==> build 32: inputs <==
==> flow/design.v <==
`timescale 1ns / 1ps
module add_sub #(parameter WIDTH = 15)(
input signed [WIDTH:0] a,b,
input sel, 
output signed [WIDTH:0] out
);
wire [WIDTH+1:0] sum;
assign sum = sel?a-b:a+b;
assign out = {sum[WIDTH+1],sum[WIDTH-1:0]};
endmodule
`timescale 1ns / 1ps
module mux #(parameter WIDTH = 15)(
input [WIDTH:0] a,b,
input sel,
output [WIDTH:0]out
);
assign out = sel?b:a;
endmodule
`timescale 1ns / 1ps
module shifter#(parameter WIDTH = 15)(
input signed [WIDTH:0] a,
output signed [WIDTH:0] b,
input m , 
input [3:0] i
);
assign b = m? (a)>>>i :((i!=0)?(a)>>>(i-1):a);
endmodule
`timescale 1ns / 1ps
module rom#(parameter WIDTH = 15)(
input clk,
input sel ,
input [3:0] i,
output [WIDTH:0] rom_out
    );
 reg [WIDTH:0] rom_mem [0:19] ;
 initial begin
 rom_mem[0] =  16'b0000010000000000;
 rom_mem[1] =  16'b0000001000000000;
 rom_mem[2] =  16'b0000000100000000;
 rom_mem[3] =  16'b0000000010000000;
 rom_mem[4] =  16'b0000000001000000;
 rom_mem[5] =  16'b0000000000100000;
 rom_mem[6] =  16'b0000000000010000;
 rom_mem[7] =  16'b0000000000001000;
 rom_mem[8] =  16'b0000000000000100;
 rom_mem[9] =  16'b0000000000000010;
 rom_mem[10] =  16'b0000001000110010;
 rom_mem[11] =  16'b0000000100000110;
 rom_mem[12] =  16'b0000000010000001;
 rom_mem[13] =  16'b0000000001000000;
 rom_mem[14] =  16'b0000000000100000;
 rom_mem[15] =  16'b0000000000010000;
 rom_mem[16] =  16'b0000000000001000;
 rom_mem[17] =  16'b0000000000000100;
 rom_mem[18] =  16'b0000000000000010;
 rom_mem[19] =  16'b0000000000000001;
 end   
 assign rom_out = sel?rom_mem[i+9]:rom_mem[i-1];
endmodule
`timescale 1ns / 1ps
module recon_controlpath(
input clk,reset,
output reg selmx,selmy,selmz,
output reg [3:0]  i
);
reg start;
always @ (posedge clk) begin
    if(reset) begin 
        i <= 0;
        selmx <= 0;
        selmy <= 0;
        selmz <= 0; 
        start <= 1;
    end
    else if(start) begin
        if(i!=0) begin
        selmx <= 1;
        selmy <= 1;
        selmz <= 1; 
        end
        if(i != 10) begin
         i <= i+1;
        end
        else if (i==10) begin
            start <= 0;
            i <= 0;
            selmx <= 0;
            selmy <= 0;
            selmz <= 0; 
        end
    end
end
endmodule
`timescale 1ns / 1ps
module recon_datapath#(parameter WIDTH = 15)(
input clk,
input m,div,
input [WIDTH:0] Xo,Yo,Zo ,
input selmx,selmy,selmz,
output reg [WIDTH:0] Xout,Yout, Zout,
input [WIDTH:0] z_rom,
input [3:0] i
);
wire [WIDTH:0] x_mux, y_mux , z_mux;
wire [WIDTH:0] x_asout, y_asout , z_asout; 
wire [WIDTH:0] x_fout;
mux m_x(Xo , Xout , selmx , x_mux);
mux m_y(Yo , Yout , selmy , y_mux);
mux m_z(Zo , Zout , selmz , z_mux);
reg [WIDTH:0] Xi , Yi , Zi;
wire di = div?(~y_mux[15]):z_mux[15];
always @ (posedge clk) begin 
if(i!=0) begin
    Xout <= x_fout;
    Yout <= y_asout;
    Zout <= z_asout;
end
end
wire [WIDTH:0] x_sft, y_sft; 
shifter shftx(x_mux ,x_sft ,m, i);
shifter shfty(y_mux ,y_sft,m, i);
add_sub X_as(x_mux , y_sft ,di, x_asout);
add_sub Y_as(y_mux , x_sft ,di, y_asout);
add_sub Z_as(z_mux , z_rom ,~(di), z_asout);
mux m_xout(x_mux, x_asout , m , x_fout);
endmodule
`timescale 1ns / 1ps
module recon#(parameter WIDTH = 15)(
input clk,reset,m,div,
input [WIDTH:0] Xo, Yo ,Zo,
output [WIDTH:0] Xout , Yout , Zout,
output [3:0] i
);
wire selmx,selmy,selmz;
wire [WIDTH:0] rom_out ;
recon_datapath dt(clk,m,div,Xo,Yo,Zo,selmx, selmy,selmz,Xout, Yout, Zout ,rom_out, i);
recon_controlpath ct(clk,reset,selmx,selmy,selmz,i);
rom rm(clk,m,i,rom_out);
endmodule
`timescale 1ns / 1ps
module latch#(parameter WIDTH=15)(
input [WIDTH:0] Xout,Yout,Zout,
input [3:0] i,
input clk,reset,
output reg [WIDTH:0] X_H,Y_H,Z_H,
input af_en);
always@(posedge clk) begin
    if(reset) begin
        X_H<=16'b0;
        Y_H<=16'b0;
        Z_H<=16'b0;
    end
    else if(i==10&af_en)begin
        X_H<=16'b0000010011010100;
        Y_H<=16'b0;
        Z_H<=Yout;
    end
end
endmodule
`timescale 1ns / 1ps
module ResetLogic#(parameter WIDTH=15 )(
input ext_reset,
input clk,
output reg reset1,reset2,reset3,complete
);
reg [5:0] counter;
always@(posedge clk)begin
    if(ext_reset) begin
        reset1<=1;
        reset2<=1;
        reset3 <=1;
        complete <= 0;
        counter<=0;
    end
    else if(counter==0)begin
        counter<=counter+1;
        reset1<=0;
    end
    else if(counter==11) begin
        reset2<=0;
        counter <= counter + 1;
    end
    else if (counter == 22) begin 
        reset3 <= 0;
        counter <= counter + 1;
    end
    else if(counter ==33) begin
        complete <= 1;
    end
    else if(counter <34) begin 
        counter <= counter + 1;
    end
end
endmodule
`timescale 1ns / 1ps
module Neuron#(parameter WIDTH=15)(
input [WIDTH:0] Xo,Yo,Zo,
input clk,reset,
output [WIDTH:0] Sin_H,Cos_H,Z, 
output reset3,complete,
output [WIDTH:0] Yout,
input af_en
);
wire reset1,reset2;
wire zz;
assign Z=Yout;
wire[WIDTH:0] Xout,Zout;
wire [3:0] i1,i2;
wire [WIDTH:0] X_H,Y_H,Z_H;
reg [3:0] i1_d;
ResetLogic RL(reset,clk,reset1,reset2,reset3,complete);
recon linear(clk,reset1,1'b0,1'b0,Xo, Yo ,Zo,Xout , Yout , Zout, i1);
always @(posedge clk) i1_d <= i1;
latch l1(Xout,Yout,Zout, i1_d,clk,reset1,X_H,Y_H,Z_H,af_en);
recon hyperbolic(clk,reset2,1'b1,1'b0,X_H,Y_H,Z_H,Cos_H,Sin_H,zz,i2);
endmodule
`timescale 1ns / 1ps
module recon_top_level#(parameter WIDTH = 15)( 
input [WIDTH:0] Xo, Zo , Yo,
input clk,
input ext_reset,
input [1:0] sel,
output [WIDTH:0] mac_out,
output [WIDTH:0] f,
input af_en,
output complete
);
wire [WIDTH:0] z, coshz, sinhz;
wire reset3;
Neuron #(WIDTH)inneuron(Xo,Yo,Zo,clk,ext_reset, sinhz,coshz,z,reset3,complete,mac_out,af_en);
wire sign_z=z[WIDTH];
wire [WIDTH:0]relu ;
assign relu=sign_z?0:z;
wire [WIDTH:0] ez, ez_1;
add_sub #(WIDTH) adder1(coshz, sinhz, sel[0], ez);
add_sub #(WIDTH) adder2(ez, 16'b0000010000000000, sel[0], ez_1);
wire [WIDTH:0] w2,w3;
wire [WIDTH:0] divisor , dividend;
mux  #(WIDTH)m1(ez, coshz, sel[0], w2);
mux #(WIDTH) m2(ez_1, sinhz, sel[0], w3);
wire [WIDTH:0] div_out;
assign divisor =  {w3[15], (w3[14:0]>>2) };
assign dividend = {w2[15], (w2[14:0]>>2) };
wire [WIDTH:0] X_divout,Y_divout;
recon #(WIDTH) r_div(
 clk,reset3,1'b0,1'b1,
divisor, dividend ,16'b0,
 X_divout , Y_divout , div_out
);
assign f=sel[1]?(sel[0]?mac_out:relu):div_out;  
endmodule
==> flow/run.sh <==
#!/bin/bash
# the make line also repeats each setting of config.mk as NAME=value (left out here)
make -C /OpenROAD-flow-scripts/flow DESIGN_CONFIG=/design/flow/config.mk WORK_HOME=/design/flow/orfs CLKGATE_MAP_FILE= finish
==> flow/config.mk <==
export PLATFORM = sky130hd
export DESIGN_NAME = recon_top_level
export DESIGN_NICKNAME = recon_top_level
export VERILOG_FILES = /design/flow/design.v
export SDC_FILE = /design/flow/constraint.sdc
export NUM_CORES = 4
export LEC_CHECK = 0
export ABC_AREA = 0
export CAP_MARGIN = 20
export CELL_PAD_IN_SITES_DETAIL_PLACEMENT = 1
export CORE_ASPECT_RATIO = 1.4
export CORE_MARGIN = 6
export CORE_UTILIZATION = 71
export GPL_ROUTABILITY_DRIVEN = 0
export HOLD_SLACK_MARGIN = 0.11
export MIN_ROUTING_LAYER = met1
export PLACE_DENSITY_LB_ADDON = 0.02
export SETUP_SLACK_MARGIN = 1.63
export SLEW_MARGIN = 40
export TNS_END_PERCENT = 45
==> flow/constraint.sdc <==
create_clock -name core_clock -period 12.9 [get_ports {clk}]
set_input_delay 2.5800 -clock core_clock [delete_from_list [all_inputs] [get_ports {clk}]]
set_output_delay 2.5800 -clock core_clock [all_outputs]
set_load 0.01 [all_outputs]
==> build 27 (differences from build 32) <==
Settings changed: ABC_AREA 0 to 1, CELL_PAD_IN_SITES_DETAIL_PLACEMENT 1 to unset, CORE_ASPECT_RATIO 1.4 to 0.5, CORE_UTILIZATION 71 to 45, CTS_CLUSTER_DIAMETER set to 246, CTS_CLUSTER_SIZE set to 100, HOLD_SLACK_MARGIN 0.11 to unset, PLACE_DENSITY_LB_ADDON 0.02 to 0.28, SETUP_SLACK_MARGIN 1.63 to 0.07, TNS_END_PERCENT 45 to 35.
==> metrics.csv <==
metric,value,unit
outcome,no timing/DRC/antenna violations,
fp util,46.0,%
and-or/or-and share of the synthesized area,15.1,%
cell area after synthesis,19500,sq um
core region area,42300,sq um
number of cells in the yosys synthesis report,2819,
post-synth cell types,61,
Source of the figures above: build 27

==> metrics.csv <==
metric,value,unit
Dominant Register Cell,sky130_fd_sc_hd__edfxtp_1,
and-or/or-and share of the synthesized area,21.1,%
cell area after synthesis,20200,sq um
post-synth cell types,99,
last flow stage reached,detailed placement (3_5_place_dp),
"area fraction in full adders, half adders and majority gates",10.4,%
fp util,72.7,%
first error,[ERROR DPL-0033] detailed placement checks failed during check placement.,
Die Wd,155,um
outcome,did not finish,
core region area,27800,sq um
number of cells in the yosys synthesis report,2447,
Source of the figures above: build 32

